==> inputs of build 21 <==
==> flow/design.v <==
module alu #(
   parameter N_BITS = 32,
   parameter N_OPCODE = 6
)
(  input [N_BITS-1:0]   i_datoA,
   input [N_BITS-1:0]   i_datoB,
   input [N_OPCODE-1:0] i_opcode,
   output reg  [N_BITS-1:0] o_aluResult,
   output                   o_cero
);
   always @(*) begin
      case(i_opcode)
         6'b000000:  o_aluResult = i_datoA & i_datoB;
         6'b000001:   o_aluResult = i_datoA | i_datoB;
         6'b000010:  o_aluResult = i_datoA + i_datoB;
         6'b000011: o_aluResult = $unsigned(i_datoA) + $unsigned(i_datoB);
         6'b000100:  o_aluResult = ~(i_datoA | i_datoB);
         6'b000101:  begin
                o_aluResult = i_datoA ^ i_datoB; 
                end
         6'b000110:  o_aluResult = i_datoA << i_datoB;
         6'b000111:  o_aluResult = i_datoA >> i_datoB;
         6'b001000:  o_aluResult = i_datoA >>> i_datoB;
         6'b001001: o_aluResult = i_datoB << i_datoA;
         6'b001010: o_aluResult = i_datoB >> i_datoA;
         6'b001011: o_aluResult = i_datoB >>> i_datoA;
         6'b001100: o_aluResult = $unsigned(i_datoA) - $unsigned(i_datoB);
         6'b001101:  o_aluResult = i_datoA - i_datoB;
         6'b001110:  o_aluResult = i_datoA < i_datoB;
         6'b001111:  o_aluResult = i_datoB << 16;
         6'b010000:   o_aluResult = (i_datoA + i_datoB) & 32'h000000ff;
         6'b010001:   o_aluResult = (i_datoA + i_datoB) & 32'h0000ffff;
         6'b010010:  o_aluResult = ($unsigned(i_datoA) + $unsigned(i_datoB)) & 32'h000000ff;
         6'b010011:  o_aluResult = ($unsigned(i_datoA) + $unsigned(i_datoB)) & 32'h0000ffff;
         default: o_aluResult = {N_BITS{1'b0}}; 
      endcase
   end 
   assign o_cero = (o_aluResult == 0);
endmodule
`timescale 1ns / 1ps
module aluControl#(
      parameter N_OPCODE  = 6,
      parameter N_ALUOP = 2
)
(  input  [N_OPCODE-1:0]  i_funct,  
   input  [N_OPCODE-1:0]  i_op,     
   input  [N_ALUOP-1:0] i_aluOp,  
   output reg [N_OPCODE-1:0] o_opcodeAlu
);
   always@(*) begin
      case(i_aluOp)
      2'b00:  
      begin
         case(i_op)  
            6'b100000: o_opcodeAlu = 6'b010000;  
            6'b100001: o_opcodeAlu = 6'b010001;  
            6'b100011: o_opcodeAlu = 6'b010001;  
            6'b100100: o_opcodeAlu = 6'b010010;  
            6'b100101: o_opcodeAlu = 6'b010011;  
            6'b100111: o_opcodeAlu = 6'b000011;  
            6'b101000: o_opcodeAlu = 6'b0;  
            6'b101001: o_opcodeAlu = 6'b0;  
            6'b101011: o_opcodeAlu = 6'b0;  
            default: o_opcodeAlu = {N_OPCODE{1'b1}};   
         endcase
      end
      2'b01:  
      begin
         case(i_op)
            6'b000100,
            6'b000101: o_opcodeAlu = {N_OPCODE{1'b1}};  
            default: o_opcodeAlu = {N_OPCODE{1'b1}};
         endcase
      end
      2'b10:  
      begin
         case(i_funct)  
            6'b100100: o_opcodeAlu = 6'b000000;  
            6'b100101: o_opcodeAlu = 6'b000001;  
            6'b100001: o_opcodeAlu = 6'b000011;  
            6'b100111: o_opcodeAlu = 6'b000100;  
            6'b100110: o_opcodeAlu = 6'b000101;  
            6'b000000: o_opcodeAlu = 6'b000010;  
            6'b000011: o_opcodeAlu = 6'b001000;  
            6'b000100: o_opcodeAlu = 6'b001001;  
            6'b000110: o_opcodeAlu = 6'b001010;  
            6'b000111: o_opcodeAlu = 6'b001010;  
            6'b100011: o_opcodeAlu = 6'b001100;  
            6'b100010: o_opcodeAlu = 6'b001101;  
            6'b101010: o_opcodeAlu = 6'b001110;  
            6'b001000: o_opcodeAlu = {N_OPCODE{1'b1}};  
            6'b001001: o_opcodeAlu = {N_OPCODE{1'b1}};  
            default: o_opcodeAlu = {N_OPCODE{1'b1}};  
         endcase
      end
      2'b11:  
      begin
         case(i_op)  
            6'b001111: o_opcodeAlu = 6'b001111;  
            6'b001000: o_opcodeAlu = 6'b000010;  
            6'b001100: o_opcodeAlu = 6'b000000;  
            6'b001101: o_opcodeAlu = 6'b000001;  
            6'b001110: o_opcodeAlu = 6'b000101;  
            6'b001010: o_opcodeAlu = 6'b001110;  
            default: o_opcodeAlu = {N_OPCODE{1'b1}};  
         endcase
      end
      default: o_opcodeAlu = {N_OPCODE{1'b1}};  
      endcase
   end  
endmodule
`timescale 1ns / 1ps
module fowarding_unit #(
   parameter N_BITS_REG = 6
)
(   
   input  [N_BITS_REG-1:0] i_rt_id,
   input  [N_BITS_REG-1:0] i_rs_id,
   input  [N_BITS_REG-1:0] i_rd_EX_MEM,
   input  i_regWrite_EX_MEM,
   input  [N_BITS_REG-1:0] i_rd_MEM_WB, 
   input  i_regWrite_MEM_WB,
   output reg [1:0] o_forwardA,
   output reg [1:0] o_forwardB
);
   reg [2:0] temp1_EX;   
   reg [2:0] temp2_EX;   
   reg [3:0] temp1_MEM;  
   reg [3:0] temp2_MEM;  
   always @(*) begin 
      o_forwardA = 2'b00;
      o_forwardB = 2'b00;
      temp1_EX = {i_regWrite_EX_MEM, 
                     (i_rd_EX_MEM != 0), 
                     (i_rd_EX_MEM == i_rs_id)};
      temp2_EX = {i_regWrite_EX_MEM, 
                     (i_rd_EX_MEM != 0), 
                     (i_rd_EX_MEM == i_rt_id)};
      if(temp1_EX == 3'b111)
         o_forwardA = 2'b10;  
      if(temp2_EX == 3'b111)
         o_forwardB = 2'b10;  
      temp1_MEM = {i_regWrite_MEM_WB, 
                     (i_rd_MEM_WB != 0),
                  ~(i_regWrite_EX_MEM && (i_rd_EX_MEM != 0) && (i_rd_EX_MEM == i_rs_id)), 
                     (i_rd_MEM_WB == i_rs_id)};
      temp2_MEM = {i_regWrite_MEM_WB, 
                     (i_rd_MEM_WB != 0),
                  ~(i_regWrite_EX_MEM && (i_rd_EX_MEM != 0) && (i_rd_EX_MEM == i_rt_id)), 
                     (i_rd_MEM_WB == i_rt_id)};
      if(temp1_MEM == 4'b1111)
         o_forwardA = 2'b01;  
      if(temp2_MEM == 4'b1111)
         o_forwardB = 2'b01;  
   end 
endmodule
`timescale 1ns / 1ps
module IExecute #(
   parameter N_BITS = 32,
   parameter N_BITS_REG = 5,
   parameter N_OPCODE = 6
)
(  input i_clk, i_reset,
   input  i_exec_mode,
   input  i_step,
   input [1:0] i_aluOP,  
   input i_aluSrc,
   input [N_BITS-1:0] i_datoLeido1,  
   input [N_BITS-1:0] i_datoLeido2,
   input [N_BITS-1:0] i_datoExtSigno,
   input [N_BITS-1:0] i_instruccion,  
   input [N_BITS_REG-1:0] i_rt_id,  
   input [N_BITS_REG-1:0] i_rd_id,  
   input [N_BITS_REG-1:0] i_rt_OR_rd,  
   input [N_BITS_REG-1:0] i_rd_EX_MEM,  
   input [N_BITS_REG-1:0] i_rd_MEM_WB,  
   input [N_BITS_REG-1:0] i_rs_id,      
   input [N_BITS-1:0] i_wbData,
   input [N_BITS-1:0] i_memData,
   input i_memToReg,
   input i_regWrite_EX_MEM,
   input i_regWrite_MEM_WB,
   input [1:0] i_branch,
   input i_memWrite,
   input [1:0]i_memRead,
   input i_regWrite,
   input i_halt,
   output reg [N_BITS-1:0] o_instruccion,
   output reg  o_ceroSignal,
   output reg  [N_BITS-1:0] o_aluResult,
   output reg [N_BITS-1:0] o_datoLeido2,
   output reg [N_BITS_REG-1:0] o_rd_data,  
   output reg [N_BITS_REG-1:0] o_rt_OR_rd,
   output reg o_memToReg,
   output reg [1:0] o_branch,
   output reg o_memWrite,
   output reg o_memRead,
   output reg o_regWrite,
   output reg o_halt
);
   wire  [N_BITS-1:0] w_aluResult;
   wire  w_ceroSignal;
   wire [1:0] w_forwardA;
   wire [1:0] w_forwardB;
   reg [N_BITS-1:0] dato1ALU;  
   reg [N_BITS-1:0] dato2ALU;  
   reg [N_BITS-1:0] dato2_preALU;  
   wire [N_OPCODE-1:0] aluOpcode;  
   reg memToReg;
   reg regWrite_EX_MEM;
   reg regWrite_MEM_WB;
   reg branch;
   reg memWrite;
   reg memRead;
   always @(*)begin  
      case(w_forwardA)
         2'b00: dato1ALU = i_datoLeido1; 
         2'b01: dato1ALU = i_wbData;
         2'b10: dato1ALU = i_memData;
         default: dato1ALU = 32'h00000000;
      endcase
   end 
   always @(*)begin  
      case(w_forwardB)
         2'b00: dato2_preALU = i_datoLeido2; 
         2'b01: dato2_preALU = i_wbData;
         2'b10: dato2_preALU = i_memData;
         default: dato2_preALU = 32'h00000000;
      endcase
   end 
   always @(*)begin  
      case(i_aluSrc)
         1'b0: dato2ALU = dato2_preALU;
         1'b1: dato2ALU = i_datoExtSigno;
         default: dato2ALU = 32'h00000000;
      endcase
   end 
   always@(posedge i_clk) begin: EX_MEM
      if(i_reset) begin
         o_memToReg <= 1'b0;
         o_branch   <= 1'b0;
         o_memWrite <= 1'b0;
         o_memRead  <= 1'b0;
         o_aluResult <= 32'h00000000;
         o_ceroSignal <= 1'b0;
         o_datoLeido2 <= 32'h00000000;
         o_rd_data <= 6'b000000;
         o_rt_OR_rd <= 6'b000000;
         o_regWrite  <= 1'b0;
      end 
      else begin
         if((i_exec_mode == 1'b0 || (i_exec_mode && i_step)))
         begin
            o_instruccion <= i_instruccion;
            o_memToReg <= i_memToReg;
            o_branch   <= i_branch;
            o_memWrite <= i_memWrite;
            o_memRead  <= i_memRead;
            o_aluResult <= w_aluResult;
            o_ceroSignal <= w_ceroSignal;
            o_datoLeido2 <= dato2_preALU; 
            o_rd_data <= i_rd_id; 
            o_rt_OR_rd <= i_rt_OR_rd; 
            o_regWrite  <= i_regWrite;
            o_halt      <= i_halt;
         end
      end 
   end 
   aluControl
   u_aluBlock (
      .i_aluOp(i_aluOP),   
      .i_funct(i_instruccion[5:0]),  
      .i_op(i_instruccion[31:26]),  
      .o_opcodeAlu(aluOpcode)  
   );
   alu
   u_alu_1(
      .i_datoA(dato1ALU),
      .i_datoB(dato2ALU),
      .i_opcode(aluOpcode),
      .o_aluResult(w_aluResult),
      .o_cero(w_ceroSignal)
   );
   fowarding_unit
   u_corto (
      .i_rt_id(i_rt_id),
      .i_rs_id(i_rs_id),
      .i_rd_EX_MEM(i_rd_EX_MEM),
      .i_regWrite_EX_MEM(i_regWrite_EX_MEM),
      .i_rd_MEM_WB(i_rd_MEM_WB),
      .i_regWrite_MEM_WB(i_regWrite_MEM_WB),
      .o_forwardA(w_forwardA),
      .o_forwardB(w_forwardB)
   );
endmodule
==> flow/run.sh <==
#!/bin/bash
# the make line also repeats each setting of config.mk as NAME=value (left out here)
make -C /OpenROAD-flow-scripts/flow DESIGN_CONFIG=/design/flow/config.mk WORK_HOME=/design/flow/orfs CLKGATE_MAP_FILE= finish
==> flow/config.mk <==
export PLATFORM = sky130hd
export DESIGN_NAME = IExecute
export DESIGN_NICKNAME = IExecute
export VERILOG_FILES = /design/flow/design.v
export SDC_FILE = /design/flow/constraint.sdc
export NUM_CORES = 4
export LEC_CHECK = 0
export ABC_AREA = 0
export CAP_MARGIN = 20
export CORE_ASPECT_RATIO = 1.44
export CORE_MARGIN = 2
export CORE_UTILIZATION = 72
export CTS_CLUSTER_SIZE = 98
export PLACE_DENSITY = 0.7
export SLEW_MARGIN = 20
export TNS_END_PERCENT = 40
==> flow/constraint.sdc <==
create_clock -name core_clock -period 5.57 [get_ports {i_clk}]
set_input_delay 1.1140 -clock core_clock [delete_from_list [all_inputs] [get_ports {i_clk}]]
set_output_delay 1.1140 -clock core_clock [all_outputs]
set_load 0.01 [all_outputs]
==> trial 43: changes against build 21 <==
- ABC_AREA: 0 -> unset
- CORE_ASPECT_RATIO: 1.44 -> unset
- CORE_UTILIZATION: 72 -> 40
- CTS_CLUSTER_SIZE: 98 -> unset
- PLACE_DENSITY: 0.7 -> unset
- SETUP_SLACK_MARGIN: unset -> 1.95
- TNS_END_PERCENT: 40 -> 10
==> flow/constraint.sdc (replaced) <==
create_clock -name core_clock -period 6.62 [get_ports {i_clk}]
set_input_delay 1.3240 -clock core_clock [delete_from_list [all_inputs] [get_ports {i_clk}]]
set_output_delay 1.3240 -clock core_clock [all_outputs]
set_load 0.01 [all_outputs]
==> trial 28: changes against build 21 <==
- CAP_MARGIN: 20 -> 15
- CELL_PAD_IN_SITES_DETAIL_PLACEMENT: unset -> 0
- CELL_PAD_IN_SITES_GLOBAL_PLACEMENT: unset -> 3
- CORE_ASPECT_RATIO: 1.44 -> 0.93
- CORE_UTILIZATION: 72 -> 26
- CTS_CLUSTER_SIZE: 98 -> 62
- GPL_ROUTABILITY_DRIVEN: unset -> 0
- GPL_TIMING_DRIVEN: unset -> 0
- MIN_ROUTING_LAYER: unset -> met2
- PLACE_DENSITY: 0.7 -> unset
- TNS_END_PERCENT: 40 -> unset
==> flow/constraint.sdc (replaced) <==
create_clock -name core_clock -period 6.38 [get_ports {i_clk}]
set_input_delay 1.2760 -clock core_clock [delete_from_list [all_inputs] [get_ports {i_clk}]]
set_output_delay 1.2760 -clock core_clock [all_outputs]
set_load 0.01 [all_outputs]
==> trial 26: changes against build 21 <==
- ABC_AREA: 0 -> unset
- CORE_ASPECT_RATIO: 1.44 -> unset
- CORE_UTILIZATION: 72 -> 40
- CTS_CLUSTER_SIZE: 98 -> unset
- PLACE_DENSITY: 0.7 -> unset
- TNS_END_PERCENT: 40 -> unset
==> flow/constraint.sdc (replaced) <==
create_clock -name core_clock -period 12.0 [get_ports {i_clk}]
set_input_delay 2.4000 -clock core_clock [delete_from_list [all_inputs] [get_ports {i_clk}]]
set_output_delay 2.4000 -clock core_clock [all_outputs]
set_load 0.01 [all_outputs]
==> flow_summary_export.csv <==
group,metric,value,unit
sta,finalSetupViolCount,1,
sta,layout_setup_ws,-405,ps
floorplanning,rows,81,
floorplanning,design.die.area,51400,µm²
floorplanning,die_w,227,µm
outcome,status,"complete, but fails checks",
outcome,so_faults,"setup timing",
Source of the figures above: trial 43

==> flow_summary_export.csv <==
group,metric,value,unit
synth,edf_count,33,
outcome,stop_stage,"detailed placement (3_5_place_dp)",
floorplanning,io_pins,353,
synth,synth_area_per_cell,6.72,µm²
outcome,status,"stopped before the end",
synth,synth_top_area_share,8.17,%
outcome,firstError,"[ERROR DPL-0038] Utilization greater than 100%, impossible to legalize",
floorplanning,rows,72,
floorplanning,design.die.area,28900,µm²
floorplanning,die_w,142,µm
Source of the figures above: build 21

==> flow_summary_export.csv <==
group,metric,value,unit
floorplanning,rows,81,
sta,finalSetupViolCount,0,
outcome,status,"finished clean",
floorplanning,design.die.area,51400,µm²
sta,layout_setup_ws,1490,ps
Source of the figures above: trial 26

==> flow_summary_export.csv <==
group,metric,value,unit
outcome,status,"stopped before the end",
outcome,stop_stage,"global routing (5_1_grt)",
outcome,firstError,"[ERROR GRT-0116] Global routing finished with congestion. Check the congestion regions in the DRC Viewer.",
floorplanning,design.die.area,78600,µm²
floorplanning,rows,97,
Source of the figures above: trial 28

